## soc_top
module soc_top (
    input wire clk,
    input wire reset_n,
    input wire [31:0] cpu_addr,
    input wire [31:0] cpu_data_out,
    input wire cpu_write_enable,
    input wire cpu_read_enable,
    input wire cpu_interrupt_ack,
    output wire [31:0] cpu_data_in,
    output wire [7:0] led_out,
    output wire timer_interrupt,
    output wire [7:0] timer_count,
    output wire [31:0] ram_data_out,
    output wire [7:0] ram_addr_debug
);
clock: 9.53 ns
lec_check: 0
abc_area: 1
cap_margin: 0
cell_pad_in_sites_detail_placement: 1
cell_pad_in_sites_global_placement: 0
core_margin: 3
core_utilization: 35
cts_cluster_diameter: 338
gpl_timing_driven: 1
min_routing_layer: met2
place_density_lb_addon: 0.28
setup_slack_margin: -0.1
slew_margin: 20
tns_end_percent: 90
run.sh (not shown) runs the stock make flow with config.mk's settings and CLKGATE_MAP_FILE=.
Change:
==> flow/config.mk (replaced) <==
export PLATFORM = sky130hd
export DESIGN_NAME = soc_top
export DESIGN_NICKNAME = soc_top
export VERILOG_FILES = /design/flow/design.v
export SDC_FILE = /design/flow/constraint.sdc
export NUM_CORES = 4
export LEC_CHECK = 0
export CAP_MARGIN = 20
export CORE_MARGIN = 2
export CORE_UTILIZATION = 72
export CTS_CLUSTER_SIZE = 54
export PLACE_DENSITY = 0.65
export SLEW_MARGIN = 20
==> flow/constraint.sdc (replaced) <==
create_clock -name core_clock -period 4.06 [get_ports {clk}]
set_input_delay 0.8120 -clock core_clock [delete_from_list [all_inputs] [get_ports {clk}]]
set_output_delay 0.8120 -clock core_clock [all_outputs]
set_load 0.01 [all_outputs]
Outcome: The new run produced a clean layout. Total power goes up by 120%. Clock skew decreases by 0.033 ns. Die size went down by about 53%. First-iteration DRC count is lower by 30%. Routed wire length goes up by 14%. Worst hold slack gets worse by 0.0033 ns. Utilization goes up by 45 points. Global-route usage grows by 24 points.
Change:
--- a/flow/config.mk
+++ b/flow/config.mk
@@ -8,5 +8,7 @@
-export CAP_MARGIN = 20
-export CORE_MARGIN = 2
-export CORE_UTILIZATION = 72
-export CTS_CLUSTER_SIZE = 54
-export PLACE_DENSITY = 0.65
+export CAP_MARGIN = 0
+export CELL_PAD_IN_SITES_DETAIL_PLACEMENT = 1
+export CORE_MARGIN = 4
+export CORE_UTILIZATION = 35
+export GPL_TIMING_DRIVEN = 0
+export PLACE_DENSITY = 0.5
+export SETUP_SLACK_MARGIN = 2.12
==> flow/constraint.sdc (replaced) <==
create_clock -name core_clock -period 9.53 [get_ports {clk}]
set_input_delay 1.9060 -clock core_clock [delete_from_list [all_inputs] [get_ports {clk}]]
set_output_delay 1.9060 -clock core_clock [all_outputs]
set_load 0.01 [all_outputs]
Result:
- The new run finished clean
- flip-flop count does not change
- worst setup slack gains 2.0 ns
- synthesized area stays the same
- global-route usage goes down by 17 points
- design area climbs by 2.0%
- utilization fell by 42 points

========
The RTL this note starts from:
==> flow/design.v <==
module timer_peripheral (
    input wire clk,
    input wire reset_n,
    input wire [15:0] addr,
    input wire [31:0] data_in,
    output reg [31:0] data_out,
    input wire write_enable,
    input wire read_enable,
    output reg interrupt,
    input wire interrupt_ack,
    output wire ready,
    output wire [7:0] timer_count
);
    reg [7:0] count_reg;
    reg [7:0] load_value;
    reg timer_enable;
    reg interrupt_enable;
    reg interrupt_flag;
    reg [15:0] prescaler;
    reg [15:0] prescaler_counter;
    localparam TIMER_COUNT_REG = 16'h0000;   
    localparam TIMER_LOAD_REG  = 16'h0004;   
    localparam TIMER_CTRL_REG  = 16'h0008;   
    localparam TIMER_CLEAR_REG = 16'h000C;   
    localparam TIMER_STATUS_REG = 16'h0010;  
    assign ready = 1'b1;
    assign timer_count = count_reg;
    always @(posedge clk or negedge reset_n) begin
        if (!reset_n) begin
            count_reg <= 8'h0F;            
            load_value <= 8'h0F;
            timer_enable <= 1'b1;          
            interrupt_enable <= 1'b1;      
            interrupt_flag <= 1'b0;
            prescaler <= 16'h00FF;         
            prescaler_counter <= 16'h0000;
            interrupt <= 1'b0;
            data_out <= 32'h00000000;
        end else begin
            if (timer_enable) begin
                if (prescaler_counter >= prescaler) begin
                    prescaler_counter <= 16'h0000;
                    if (count_reg == 8'h00) begin
                        interrupt_flag <= 1'b1;
                        if (interrupt_enable) begin
                            interrupt <= 1'b1;
                        end
                        count_reg <= load_value;  
                    end else begin
                        count_reg <= count_reg - 1'b1;
                    end
                end else begin
                    prescaler_counter <= prescaler_counter + 1'b1;
                end
            end
            if (interrupt_ack) begin
                interrupt <= 1'b0;
                interrupt_flag <= 1'b0;
            end
            if (read_enable) begin
                case (addr)
                    TIMER_COUNT_REG: begin
                        data_out <= {24'h000000, count_reg};
                    end
                    TIMER_LOAD_REG: begin
                        data_out <= {24'h000000, load_value};
                    end
                    TIMER_CTRL_REG: begin
                        data_out <= {30'h00000000, interrupt_enable, timer_enable};
                    end
                    TIMER_STATUS_REG: begin
                        data_out <= {31'h00000000, interrupt_flag};
                    end
                    default: begin
                        data_out <= 32'h00000000;
                    end
                endcase
            end else if (write_enable) begin
                case (addr)
                    TIMER_LOAD_REG: begin
                        load_value <= data_in[7:0];
                    end
                    TIMER_CTRL_REG: begin
                        timer_enable <= data_in[0];
                        interrupt_enable <= data_in[1];
                    end
                    TIMER_CLEAR_REG: begin
                        if (data_in[0]) begin
                            interrupt <= 1'b0;
                            interrupt_flag <= 1'b0;
                        end
                    end
                    default: begin
                    end
                endcase
                data_out <= 32'h00000000;
            end else begin
                data_out <= 32'h00000000;
            end
        end
    end
endmodule
module led_gpio_peripheral (
    input wire clk,
    input wire reset_n,
    input wire [15:0] addr,
    input wire [31:0] data_in,
    output reg [31:0] data_out,
    input wire write_enable,
    input wire read_enable,
    output reg [7:0] led_out,
    output wire ready
);
    reg [7:0] led_data_reg;
    reg [7:0] led_direction_reg;   
    reg [7:0] led_input_reg;       
    localparam LED_DATA_REG = 16'h0000;       
    localparam LED_DIR_REG  = 16'h0004;       
    localparam LED_INPUT_REG = 16'h0008;      
    assign ready = 1'b1;
    always @(posedge clk or negedge reset_n) begin
        if (!reset_n) begin
            led_data_reg <= 8'h00;
            led_direction_reg <= 8'hFF;     
            led_out <= 8'h00;
            data_out <= 32'h00000000;
            led_input_reg <= 8'h00;
        end else begin
            led_out <= led_data_reg & led_direction_reg;
            if (read_enable) begin
                case (addr)
                    LED_DATA_REG: begin
                        data_out <= {24'h000000, led_data_reg};
                    end
                    LED_DIR_REG: begin
                        data_out <= {24'h000000, led_direction_reg};
                    end
                    LED_INPUT_REG: begin
                        data_out <= {24'h000000, led_out};
                    end
                    default: begin
                        data_out <= 32'h00000000;
                    end
                endcase
            end else if (write_enable) begin
                case (addr)
                    LED_DATA_REG: begin
                        led_data_reg <= data_in[7:0];
                    end
                    LED_DIR_REG: begin
                        led_direction_reg <= data_in[7:0];
                    end
                    default: begin
                    end
                endcase
                data_out <= 32'h00000000;
            end else begin
                data_out <= 32'h00000000;
            end
        end
    end
endmodule
module memory_peripheral (
    input wire clk,
    input wire reset_n,
    input wire [15:0] addr,
    input wire [31:0] data_in,
    output reg [31:0] data_out,
    input wire write_enable,
    input wire read_enable,
    output wire ready
);
    reg [31:0] ram_memory [0:63];
    reg [5:0] ram_addr;
    integer i;   
    assign ready = 1'b1;
    always @(*) begin
        ram_addr = addr[7:2];   
    end
    always @(posedge clk or negedge reset_n) begin
        if (!reset_n) begin
            data_out <= 32'h00000000;
            for (i = 0; i < 64; i = i + 1) begin
                ram_memory[i] <= 32'h00000000;
            end
        end else begin
            if (write_enable) begin
                ram_memory[ram_addr] <= data_in;
                data_out <= 32'h00000000;   
            end else if (read_enable) begin
                data_out <= ram_memory[ram_addr];
            end else begin
                data_out <= 32'h00000000;
            end
        end
    end
    wire [31:0] mem_loc_0 = ram_memory[0];
    wire [31:0] mem_loc_1 = ram_memory[1];
    wire [31:0] mem_loc_2 = ram_memory[2];
    wire [31:0] mem_loc_3 = ram_memory[3];
endmodule
module soc_top (
    input wire clk,
    input wire reset_n,
    input wire [31:0] cpu_addr,
    input wire [31:0] cpu_data_out,
    input wire cpu_write_enable,
    input wire cpu_read_enable,
    input wire cpu_interrupt_ack,
    output wire [31:0] cpu_data_in,
    output wire [7:0] led_out,
    output wire timer_interrupt,
    output wire [7:0] timer_count,
    output wire [31:0] ram_data_out,
    output wire [7:0] ram_addr_debug
);
    wire timer_select;
    wire led_select;
    wire ram_select;
    wire [31:0] timer_data_out;
    wire timer_ready;
    wire [31:0] led_data_out;
    wire led_ready;
    wire [31:0] ram_data_out_int;
    wire ram_ready;
    assign timer_select = (cpu_addr[31:16] == 16'h4000);   
    assign led_select   = (cpu_addr[31:16] == 16'h4001);   
    assign ram_select   = (cpu_addr[31:16] == 16'h2000);   
    assign cpu_data_in = timer_select ? timer_data_out :
                        led_select   ? led_data_out :
                        ram_select   ? ram_data_out_int :
                        32'h00000000;
    timer_peripheral timer_inst (
        .clk(clk),
        .reset_n(reset_n),
        .addr(cpu_addr[15:0]),
        .data_in(cpu_data_out),
        .data_out(timer_data_out),
        .write_enable(cpu_write_enable & timer_select),
        .read_enable(cpu_read_enable & timer_select),
        .interrupt(timer_interrupt),
        .interrupt_ack(cpu_interrupt_ack),
        .ready(timer_ready),
        .timer_count(timer_count)
    );
    led_gpio_peripheral led_inst (
        .clk(clk),
        .reset_n(reset_n),
        .addr(cpu_addr[15:0]),
        .data_in(cpu_data_out),
        .data_out(led_data_out),
        .write_enable(cpu_write_enable & led_select),
        .read_enable(cpu_read_enable & led_select),
        .led_out(led_out),
        .ready(led_ready)
    );
    memory_peripheral ram_inst (
        .clk(clk),
        .reset_n(reset_n),
        .addr(cpu_addr[15:0]),
        .data_in(cpu_data_out),
        .data_out(ram_data_out_int),
        .write_enable(cpu_write_enable & ram_select),
        .read_enable(cpu_read_enable & ram_select),
        .ready(ram_ready)
    );
    assign ram_data_out = ram_data_out_int;
    assign ram_addr_debug = cpu_addr[7:0];
endmodule
make LEC_CHECK=0 ABC_AREA=1 CAP_MARGIN=20 CELL_PAD_IN_SITES_GLOBAL_PLACEMENT=2 CORE_ASPECT_RATIO=0.56 CORE_MARGIN=5 CORE_UTILIZATION=36 GPL_ROUTABILITY_DRIVEN=0 MIN_ROUTING_LAYER=met2 PLACE_DENSITY=0.72 SLEW_MARGIN=20 TNS_END_PERCENT=90 finish   # period 9.42 ns
The first run completed without violations.
Change:
--- a/flow/config.mk
+++ b/flow/config.mk
@@ -9,2 +9,2 @@
-export CAP_MARGIN = 20
-export CELL_PAD_IN_SITES_GLOBAL_PLACEMENT = 2
+export CAP_MARGIN = 10
+export CELL_PAD_IN_SITES_GLOBAL_PLACEMENT = 1
@@ -14 +14,2 @@
-export GPL_ROUTABILITY_DRIVEN = 0
+export GPL_ROUTABILITY_DRIVEN = 1
+export GPL_TIMING_DRIVEN = 0
@@ -16 +17 @@
-export PLACE_DENSITY = 0.72
+export PLACE_DENSITY = 0.5
After rerunning: With this change the flow never finished: it broke off in global routing. Area after synthesis is unchanged. Synthesized cell count does not change. Die size is unchanged.
Change:
==> flow/config.mk (replaced) <==
export PLATFORM = sky130hd
export DESIGN_NAME = soc_top
export DESIGN_NICKNAME = soc_top
export VERILOG_FILES = /design/flow/design.v
export SDC_FILE = /design/flow/constraint.sdc
export NUM_CORES = 4
export LEC_CHECK = 0
export ABC_AREA = 1
export CAP_MARGIN = 20
export CORE_MARGIN = 2
export CORE_UTILIZATION = 49
export CTS_CLUSTER_DIAMETER = 123
export MIN_ROUTING_LAYER = met1
export PLACE_DENSITY_LB_ADDON = 0.14
export SETUP_SLACK_MARGIN = 1.39
export SLEW_MARGIN = 20
==> flow/constraint.sdc (replaced) <==
create_clock -name core_clock -period 10.8 [get_ports {clk}]
set_input_delay 2.1600 -clock core_clock [delete_from_list [all_inputs] [get_ports {clk}]]
set_output_delay 2.1600 -clock core_clock [all_outputs]
set_load 0.01 [all_outputs]
Result: This time the run produced a clean layout; synthesized area is unchanged; die area drops by about 28%; synthesized cell count does not change.
Change:
--- a/flow/config.mk
+++ b/flow/config.mk
@@ -8 +7,0 @@
-export ABC_AREA = 1
@@ -11,5 +10 @@
-export CORE_UTILIZATION = 49
-export CTS_CLUSTER_DIAMETER = 123
-export MIN_ROUTING_LAYER = met1
-export PLACE_DENSITY_LB_ADDON = 0.14
-export SETUP_SLACK_MARGIN = 1.39
+export CORE_UTILIZATION = 64
==> flow/constraint.sdc (replaced) <==
create_clock -name core_clock -period 5.41 [get_ports {clk}]
set_input_delay 1.0820 -clock core_clock [delete_from_list [all_inputs] [get_ports {clk}]]
set_output_delay 1.0820 -clock core_clock [all_outputs]
set_load 0.01 [all_outputs]
The new run produced a clean layout; total power rises by 92%; core utilization rises by 18 points; final cell count falls by 37%; non-clock buffer count rises by 252; clock skew rises by 0.010 ns; critical path depth is unchanged; hold slack got worse by 0.25 ns; area after synthesis falls by 3.7%; setup slack got worse by 2.9 ns; sequential share of layout area rises by 0.56 points; via count falls by 17%.

========
RTL: the design.v shown in full above, as it stands there.
==> flow/config.mk <==
export PLATFORM = sky130hd
export DESIGN_NAME = soc_top
export DESIGN_NICKNAME = soc_top
export VERILOG_FILES = /design/flow/design.v
export SDC_FILE = /design/flow/constraint.sdc
export NUM_CORES = 4
export LEC_CHECK = 0
export CAP_MARGIN = 20
export CORE_MARGIN = 2
export CORE_UTILIZATION = 72
export CTS_CLUSTER_DIAMETER = 354
export CTS_CLUSTER_SIZE = 14
export PLACE_DENSITY_LB_ADDON = 0.0
export SETUP_SLACK_MARGIN = 1.17
export SLEW_MARGIN = 20
==> flow/constraint.sdc <==
create_clock -name core_clock -period 4.07 [get_ports {clk}]
set_input_delay 0.8140 -clock core_clock [delete_from_list [all_inputs] [get_ports {clk}]]
set_output_delay 0.8140 -clock core_clock [all_outputs]
set_load 0.01 [all_outputs]
The baseline ended with an error in 5_1_grt on GRT-0116.
Then changed:
Settings changed: CTS_CLUSTER_DIAMETER 354 to 30, CTS_CLUSTER_SIZE 14 to 37, PLACE_DENSITY set to 0.65, PLACE_DENSITY_LB_ADDON 0.0 to unset, TNS_END_PERCENT set to 5.
Clock period 4.07 ns to 4.06 ns, I/O delays scaled along.
What happened: The new run completed with no timing, DRC or antenna violations; synthesized area does not change; die size does not change; synthesized cell count does not change.
Then changed:
Settings changed: CELL_PAD_IN_SITES_GLOBAL_PLACEMENT set to 0, CORE_ASPECT_RATIO set to 1.05, CTS_CLUSTER_DIAMETER 30 to 25, CTS_CLUSTER_SIZE 37 to 58, MIN_ROUTING_LAYER set to met1, PLACE_DENSITY 0.65 to unset, PLACE_DENSITY_LB_ADDON set to 0.1, SETUP_SLACK_MARGIN 1.17 to 1.18, TNS_END_PERCENT 5 to 40.
Clock period 4.06 ns to 4.07 ns, I/O delays scaled along.
=>
- Now the flow died in 5_1_grt, error ODB-0269
- die area is about the same
- synthesized cell count is unchanged
- synthesized area does not change
Then changed:
Settings changed: CELL_PAD_IN_SITES_GLOBAL_PLACEMENT 0 to unset, CORE_ASPECT_RATIO 1.05 to unset, CORE_UTILIZATION 72 to 35, CTS_CLUSTER_DIAMETER 25 to unset, CTS_CLUSTER_SIZE 58 to unset, MIN_ROUTING_LAYER met1 to unset, PLACE_DENSITY set to 0.5, PLACE_DENSITY_LB_ADDON 0.1 to unset, SETUP_SLACK_MARGIN 1.18 to unset, TNS_END_PERCENT 40 to unset.
Clock period 4.07 ns to 10.0 ns, I/O delays scaled along.
This time the run completed without violations.
Synthesized area stays the same.
Die area increases by well over a third.
Synthesized cell count is unchanged.
Then changed:
Settings changed: CORE_UTILIZATION 35 to 66, PLACE_DENSITY 0.5 to unset.
Clock period 10.0 ns to 5.46 ns, I/O delays scaled along.
Effect:
- worst hold slack degrades by 0.25 ns
- global-route usage climbs by 21 points
- wire length drops by 11%
- non-clock buffer count climbs by 184
- power climbs by 75%
Then changed:
Settings changed: CORE_UTILIZATION 66 to 72, CTS_CLUSTER_SIZE set to 14, SETUP_SLACK_MARGIN set to 0.86.
Clock period 5.46 ns to 4.58 ns, I/O delays scaled along.
What happened: Clock skew drops by 0.0038 ns; wire length grows by 2.2%; worst hold slack gets worse by 0.093 ns.
Power figures rest on the tool's default switching activity, not on a simulated workload.
